==> inputs of try-raven <==
Design processor, start of the top module:
module processor
(
	output reg w_en,
	output reg done,
	output reg [7:0] addr,
	output reg [31:0] data_out,
	input clk,
	input rst_n,
	input start,
	input [31:0] data_in
);
==> flow/config.mk <==
export PLATFORM = sky130hd
export DESIGN_NAME = processor
export DESIGN_NICKNAME = processor
export VERILOG_FILES = /design/flow/design.v
export SDC_FILE = /design/flow/constraint.sdc
export NUM_CORES = 4
export LEC_CHECK = 0
export CAP_MARGIN = 20
export CORE_MARGIN = 3
export CORE_UTILIZATION = 50
export CTS_CLUSTER_DIAMETER = 301
export CTS_CLUSTER_SIZE = 100
export HOLD_SLACK_MARGIN = -0.06
export PLACE_DENSITY = 0.37
export SLEW_MARGIN = 20
export TNS_END_PERCENT = 10
==> flow/constraint.sdc <==
create_clock -name core_clock -period 7.0 [get_ports {clk}]
set_input_delay 1.4000 -clock core_clock [delete_from_list [all_inputs] [get_ports {clk}]]
set_output_delay 1.4000 -clock core_clock [all_outputs]
set_load 0.01 [all_outputs]
run.sh (not shown) runs the stock make flow with config.mk's settings and CLKGATE_MAP_FILE=.
==> try-maple (differences from try-raven) <==
- CORE_MARGIN: 3 -> 2
- CORE_UTILIZATION: 50 -> 72
- CTS_CLUSTER_DIAMETER: 301 -> 28
- CTS_CLUSTER_SIZE: 100 -> not set
- HOLD_SLACK_MARGIN: -0.06 -> not set
- MAX_ROUTING_LAYER: not set -> met4
- PLACE_DENSITY: 0.37 -> not set
- SETUP_SLACK_MARGIN: not set -> 1.33
- TNS_END_PERCENT: 10 -> not set
==> flow/constraint.sdc (replaced) <==
create_clock -name core_clock -period 4.7 [get_ports {clk}]
set_input_delay 0.9400 -clock core_clock [delete_from_list [all_inputs] [get_ports {clk}]]
set_output_delay 0.9400 -clock core_clock [all_outputs]
set_load 0.01 [all_outputs]
==> try-yarrow (differences from try-raven) <==
- ABC_AREA: not set -> 1
- CORE_MARGIN: 3 -> 2
- CORE_UTILIZATION: 50 -> 56
- CTS_CLUSTER_DIAMETER: 301 -> 371
- CTS_CLUSTER_SIZE: 100 -> 99
- HOLD_SLACK_MARGIN: -0.06 -> not set
- PLACE_DENSITY: 0.37 -> not set
- PLACE_DENSITY_LB_ADDON: not set -> 0.16
- TNS_END_PERCENT: 10 -> 20
==> flow/constraint.sdc (replaced) <==
create_clock -name core_clock -period 5.06 [get_ports {clk}]
set_input_delay 1.0120 -clock core_clock [delete_from_list [all_inputs] [get_ports {clk}]]
set_output_delay 1.0120 -clock core_clock [all_outputs]
set_load 0.01 [all_outputs]
==> try-nickel (differences from try-raven) <==
- CORE_MARGIN: 3 -> 2
- CORE_UTILIZATION: 50 -> 25
- CTS_CLUSTER_DIAMETER: 301 -> not set
- CTS_CLUSTER_SIZE: 100 -> not set
- HOLD_SLACK_MARGIN: -0.06 -> not set
- PLACE_DENSITY: 0.37 -> not set
- TNS_END_PERCENT: 10 -> not set
==> flow/constraint.sdc (replaced) <==
create_clock -name core_clock -period 5.61 [get_ports {clk}]
set_input_delay 1.1220 -clock core_clock [delete_from_list [all_inputs] [get_ports {clk}]]
set_output_delay 1.1220 -clock core_clock [all_outputs]
set_load 0.01 [all_outputs]
==> notes <==
In synthesized cell count, try-raven and try-maple do not differ. Cell area: try-raven < try-nickel < try-maple < try-yarrow. The highest core utilization belongs to try-maple, the lowest to try-nickel. Clock skew: try-yarrow < try-nickel < try-raven < try-maple. try-maple finished with negative setup slack left. try-nickel finished clean. try-yarrow finished clean. try-raven passed the timing, DRC and antenna checks. Non-clock buffer count: try-nickel is higher than try-raven (20). Between try-raven and try-maple, the lower maximum frequency is in try-raven (gap 13%, measured against try-maple).

========
==> branch amber <==
Starting RTL as in the previous note.
==> flow/config.mk <==
export PLATFORM = sky130hd
export DESIGN_NAME = processor
export DESIGN_NICKNAME = processor
export VERILOG_FILES = /design/flow/design.v
export SDC_FILE = /design/flow/constraint.sdc
export NUM_CORES = 4
export LEC_CHECK = 0
export ABC_AREA = 1
export CAP_MARGIN = 15
export CORE_MARGIN = 2
export CORE_UTILIZATION = 35
export CTS_CLUSTER_DIAMETER = 354
export CTS_CLUSTER_SIZE = 99
export GPL_ROUTABILITY_DRIVEN = 0
export GPL_TIMING_DRIVEN = 1
export HOLD_SLACK_MARGIN = -0.09
export MAX_ROUTING_LAYER = met5
export MIN_ROUTING_LAYER = met2
export PLACE_DENSITY_LB_ADDON = 0.29
export SLEW_MARGIN = 20
export TNS_END_PERCENT = 45
==> flow/constraint.sdc <==
create_clock -name core_clock -period 3.3 [get_ports {clk}]
set_input_delay 0.6600 -clock core_clock [delete_from_list [all_inputs] [get_ports {clk}]]
set_output_delay 0.6600 -clock core_clock [all_outputs]
set_load 0.01 [all_outputs]
==> branch xenon (differences from branch amber) <==
ABC_AREA = default   (was 1)
CAP_MARGIN = 20   (was 15)
CORE_UTILIZATION = 54   (was 35)
CTS_CLUSTER_DIAMETER = 397   (was 354)
HOLD_SLACK_MARGIN = default   (was -0.09)
MAX_ROUTING_LAYER = default   (was met5)
MIN_ROUTING_LAYER = default   (was met2)
TNS_END_PERCENT = 15   (was 45)
==> flow/constraint.sdc (replaced) <==
create_clock -name core_clock -period 7.21 [get_ports {clk}]
set_input_delay 1.4420 -clock core_clock [delete_from_list [all_inputs] [get_ports {clk}]]
set_output_delay 1.4420 -clock core_clock [all_outputs]
set_load 0.01 [all_outputs]
==> branch zinc (differences from branch amber) <==
ABC_AREA = default   (was 1)
CORE_MARGIN = 4   (was 2)
CORE_UTILIZATION = 40   (was 35)
CTS_CLUSTER_DIAMETER = 347   (was 354)
CTS_CLUSTER_SIZE = default   (was 99)
GPL_ROUTABILITY_DRIVEN = default   (was 0)
GPL_TIMING_DRIVEN = 0   (was 1)
HOLD_SLACK_MARGIN = default   (was -0.09)
MAX_ROUTING_LAYER = default   (was met5)
PLACE_DENSITY_LB_ADDON = default   (was 0.29)
SETUP_SLACK_MARGIN = 1.73   (was default)
TNS_END_PERCENT = default   (was 45)
==> flow/constraint.sdc (replaced) <==
create_clock -name core_clock -period 7.0 [get_ports {clk}]
set_input_delay 1.4000 -clock core_clock [delete_from_list [all_inputs] [get_ports {clk}]]
set_output_delay 1.4000 -clock core_clock [all_outputs]
set_load 0.01 [all_outputs]
==> branch lagoon (differences from branch amber) <==
ABC_AREA = default   (was 1)
CAP_MARGIN = 20   (was 15)
CORE_UTILIZATION = 71   (was 35)
CTS_CLUSTER_DIAMETER = 102   (was 354)
CTS_CLUSTER_SIZE = 32   (was 99)
HOLD_SLACK_MARGIN = default   (was -0.09)
MAX_ROUTING_LAYER = default   (was met5)
MIN_ROUTING_LAYER = default   (was met2)
PLACE_DENSITY_LB_ADDON = 0.24   (was 0.29)
TNS_END_PERCENT = default   (was 45)
==> flow/constraint.sdc (replaced) <==
create_clock -name core_clock -period 4.46 [get_ports {clk}]
set_input_delay 0.8920 -clock core_clock [delete_from_list [all_inputs] [get_ports {clk}]]
set_output_delay 0.8920 -clock core_clock [all_outputs]
set_load 0.01 [all_outputs]
==> ci_impl_report.md <==
### Yosys + OpenROAD results

| Metric | Value |
|---|---|
| Failed Checks | setup timing |
| Status | failed layout checks |
| Final setup violation count | 27 |
| Slowest Stage Delay on Critical Path | 610 ps |
| Final worst setup slack | -389.9 ps |
| Non-clock buffers, area share | 11.07% |
# the run above: branch lagoon

==> ci_impl_report.md <==
### Yosys + OpenROAD results

| Metric | Value |
|---|---|
| Slowest Stage Delay on Critical Path | 540 ps |
| Status | timing/DRC/antenna clean |
| Non-clock buffers, area share | 6.444% |
| Final setup violation count | 0 |
| Final worst setup slack | 1691 ps |
# the run above: branch xenon

==> ci_impl_report.md <==
### Yosys + OpenROAD results

| Metric | Value |
|---|---|
| Slowest Stage Delay on Critical Path | 540 ps |
| Busiest layer in global routing | met3 |
| Reg-to-reg endpoint | data_out[25] |
| Failed Checks | setup timing |
| Crit path kind | reg -> reg |
| Non-clock buffers, area share | 14.79% |
| Final setup violation count | 31 |
| Status | failed layout checks |
| Final worst setup slack | -1158 ps |
# the run above: branch amber

==> ci_impl_report.md <==
### Yosys + OpenROAD results

| Metric | Value |
|---|---|
| Critical path's top delay family | adder cells |
| Slowest Stage Delay on Critical Path | 640 ps |
| Status | timing/DRC/antenna clean |
| First-pass GRT wire length | 59820 um |
| # Cells Yosys | 1297 |
| Final worst setup slack | 1832 ps |
| Non-clock buffers, area share | 8.570% |
| Reg clk slew, reported paths | 80 ps |
| Final setup violation count | 0 |
| Num rows | 62 |
| Cells after DPL | 1756 |
# the run above: branch zinc

